// cpu_top_pipeline
module cpu_top_pipeline (
    input wire clk,
    input wire rst,
    output wire [7:0]  imem_addr,
    input  wire [15:0] imem_data,
    output wire [7:0]  dmem_addr,
    output wire [15:0] dmem_wdata,
    output wire        dmem_we,
    input  wire [15:0] dmem_rdata,
    output wire        halted
);
Size in the first run: about 25,000 um^2 of cells after synthesis.
Settings: LEC_CHECK=0, ABC_AREA=1, CAP_MARGIN=0, CORE_ASPECT_RATIO=1.65, CORE_MARGIN=2, CORE_UTILIZATION=27, CTS_CLUSTER_SIZE=59, GPL_ROUTABILITY_DRIVEN=1, MAX_ROUTING_LAYER=met5, PLACE_DENSITY_LB_ADDON=0.21, SLEW_MARGIN=0; clock period 5.2 ns.
run.sh (not shown) runs the stock make flow with config.mk's settings and CLKGATE_MAP_FILE=.
The first run finished clean.
==> next run, changes <==
--- a/flow/config.mk
+++ b/flow/config.mk
@@ -8,5 +8,5 @@
 export ABC_AREA = 1
-export CAP_MARGIN = 0
+export CAP_MARGIN = 20
 export CORE_ASPECT_RATIO = 1.65
-export CORE_MARGIN = 2
+export CORE_MARGIN = 8
 export CORE_UTILIZATION = 27
@@ -14,4 +14,7 @@
 export GPL_ROUTABILITY_DRIVEN = 1
+export GPL_TIMING_DRIVEN = 0
+export HOLD_SLACK_MARGIN = 0.25
 export MAX_ROUTING_LAYER = met5
 export PLACE_DENSITY_LB_ADDON = 0.21
-export SLEW_MARGIN = 0
+export SLEW_MARGIN = 30
+export TNS_END_PERCENT = 55
==> flow/constraint.sdc (replaced) <==
create_clock -name core_clock -period 7.98 [get_ports {clk}]
set_input_delay 1.5960 -clock core_clock [delete_from_list [all_inputs] [get_ports {clk}]]
set_output_delay 1.5960 -clock core_clock [all_outputs]
set_load 0.01 [all_outputs]
Result:
- non-clock buffer count increases by 120
- worst hold slack gets better by 0.0043 ns
- routed wire length increases by 28%
- clock-buffer cell count increases by 2
- setup slack gets better by 1.4 ns
- global-route usage increases by 3.9 points
- register-to-register slack gets better by 1.4 ns
==> next run, changes <==
==> flow/config.mk (replaced) <==
export PLATFORM = sky130hd
export DESIGN_NAME = cpu_top_pipeline
export DESIGN_NICKNAME = cpu_top_pipeline
export VERILOG_FILES = /design/flow/design.v
export SDC_FILE = /design/flow/constraint.sdc
export NUM_CORES = 4
export LEC_CHECK = 0
export CAP_MARGIN = 20
export CORE_MARGIN = 2
export CORE_UTILIZATION = 64
export PLACE_DENSITY = 0.6
export SLEW_MARGIN = 20
==> flow/constraint.sdc (replaced) <==
create_clock -name core_clock -period 4.4 [get_ports {clk}]
set_input_delay 0.8800 -clock core_clock [delete_from_list [all_inputs] [get_ports {clk}]]
set_output_delay 0.8800 -clock core_clock [all_outputs]
set_load 0.01 [all_outputs]
The new run finished but fails on negative setup slack.
Fmax increases by 23%.
Clock skew decreases by 0.012 ns.
Design area decreases by 2.8%.
Die area decreases by 63%.
Worst setup slack is worse by 2.5 ns.
==> next run, changes <==
--- a/flow/config.mk
+++ b/flow/config.mk
@@ -10,3 +10,3 @@
 export CORE_UTILIZATION = 64
-export PLACE_DENSITY = 0.6
+export SETUP_SLACK_MARGIN = 0.97
 export SLEW_MARGIN = 20
==> flow/constraint.sdc (replaced) <==
create_clock -name core_clock -period 3.7 [get_ports {clk}]
set_input_delay 0.7400 -clock core_clock [delete_from_list [all_inputs] [get_ports {clk}]]
set_output_delay 0.7400 -clock core_clock [all_outputs]
set_load 0.01 [all_outputs]
Result: The new run completed, yet does not pass: negative setup slack; critical path depth rose by 2; setup slack gets worse by 0.62 ns; clock skew fell by 0.010 ns.
==> next run, changes <==
--- a/flow/config.mk
+++ b/flow/config.mk
@@ -7,6 +7,8 @@
 export LEC_CHECK = 0
+export ABC_AREA = 1
 export CAP_MARGIN = 20
 export CORE_MARGIN = 2
-export CORE_UTILIZATION = 64
-export SETUP_SLACK_MARGIN = 0.97
+export CORE_UTILIZATION = 71
+export PLACE_DENSITY = 0.8
+export SETUP_SLACK_MARGIN = 0.71
 export SLEW_MARGIN = 20
==> flow/constraint.sdc (replaced) <==
create_clock -name core_clock -period 5.5 [get_ports {clk}]
set_input_delay 1.1000 -clock core_clock [delete_from_list [all_inputs] [get_ports {clk}]]
set_output_delay 1.1000 -clock core_clock [all_outputs]
set_load 0.01 [all_outputs]
Effect:
- Now the flow finished with timing, DRC and antenna clean
- sequential share of layout area increases by 3.6 points
- first-iteration DRC count increases by 20%
- global-route usage increases by 4.5 points
- hold slack stays flat
- clock-buffer cell count decreases by 6
- design area decreases by 8.6%
- area after synthesis increases by 7.0%
- via count increases by 7.6%
==> next run, changes <==
--- a/flow/config.mk
+++ b/flow/config.mk
@@ -8,7 +8,8 @@
 export ABC_AREA = 1
-export CAP_MARGIN = 20
+export CAP_MARGIN = 0
 export CORE_MARGIN = 2
 export CORE_UTILIZATION = 71
+export CTS_CLUSTER_SIZE = 50
 export PLACE_DENSITY = 0.8
-export SETUP_SLACK_MARGIN = 0.71
+export SETUP_SLACK_MARGIN = 1.01
 export SLEW_MARGIN = 20
==> flow/constraint.sdc (replaced) <==
create_clock -name core_clock -period 3.77 [get_ports {clk}]
set_input_delay 0.7540 -clock core_clock [delete_from_list [all_inputs] [get_ports {clk}]]
set_output_delay 0.7540 -clock core_clock [all_outputs]
set_load 0.01 [all_outputs]
What happened: The new run produced a layout that fails on negative setup slack. Design area grows by 11%. Worst setup slack got worse by 1.8 ns. Utilization increases by 8.7 points. Register-to-register slack degrades by 1.8 ns. Count of clock-buffer cells in the layout grows by 5. Die size does not change.

---

cpu_top_pipeline again, from the RTL that the note above started with.
clock: 4.16 ns
lec_check: 0
cap_margin: 20
cell_pad_in_sites_detail_placement: 1
cell_pad_in_sites_global_placement: 3
core_margin: 9
core_utilization: 51
cts_cluster_diameter: 99
cts_cluster_size: 94
gpl_routability_driven: 0
hold_slack_margin: -0.07
max_routing_layer: met4
min_routing_layer: met2
place_density_lb_addon: 0.16
slew_margin: 20
tns_end_percent: 45
The first run died in global placement without I/O (3_1_place_gp_skip_io).
Then changed:
CELL_PAD_IN_SITES_DETAIL_PLACEMENT = default   (was 1)
CELL_PAD_IN_SITES_GLOBAL_PLACEMENT = default   (was 3)
CORE_MARGIN = 2   (was 9)
CORE_UTILIZATION = 61   (was 51)
CTS_CLUSTER_DIAMETER = default   (was 99)
CTS_CLUSTER_SIZE = 41   (was 94)
GPL_ROUTABILITY_DRIVEN = default   (was 0)
HOLD_SLACK_MARGIN = default   (was -0.07)
MAX_ROUTING_LAYER = default   (was met4)
MIN_ROUTING_LAYER = default   (was met2)
PLACE_DENSITY_LB_ADDON = default   (was 0.16)
SETUP_SLACK_MARGIN = 0.87   (was default)
TNS_END_PERCENT = default   (was 45)
clock period = 3.01 ns   (was 4.16 ns; I/O delays follow)
Outcome: The new run produced a layout that fails on setup timing. Synthesized area stays the same. Die size is lower by a quarter to a third. Synthesized cell count stays the same.
Then changed:
ABC_AREA = 1   (was default)
CAP_MARGIN = 0   (was 20)
CORE_UTILIZATION = 67   (was 61)
CTS_CLUSTER_DIAMETER = 373   (was default)
CTS_CLUSTER_SIZE = default   (was 41)
SETUP_SLACK_MARGIN = default   (was 0.87)
clock period = 2.95 ns   (was 3.01 ns; I/O delays follow)
Outcome: The new run finished but fails on setup timing; global-route usage increases by 8.9 points; routed wire length climbs by roughly a tenth; worst setup slack improved by 1.2 ns; final area went up slightly; utilization goes up by 3.1 points; first-iteration DRC count climbs by a quarter to a third; die area is lower by a few percent; area after synthesis grows by a little under a tenth; clock skew barely changes.
Then changed:
ABC_AREA = default   (was 1)
CORE_UTILIZATION = 72   (was 67)
CTS_CLUSTER_DIAMETER = default   (was 373)
CTS_CLUSTER_SIZE = 30   (was default)
PLACE_DENSITY = 0.78   (was default)
clock period = 4.34 ns   (was 2.95 ns; I/O delays follow)
Result: The new run finished but fails on setup timing; register-to-register slack gains 0.17 ns; routed wire length drops by about a fifth; worst setup slack gains 0.17 ns; first-iteration DRC count drops by a few percent; die area drops by roughly a tenth; utilization climbs by 2.0 points; hold slack barely changes; global-route usage drops by 1.9 points.
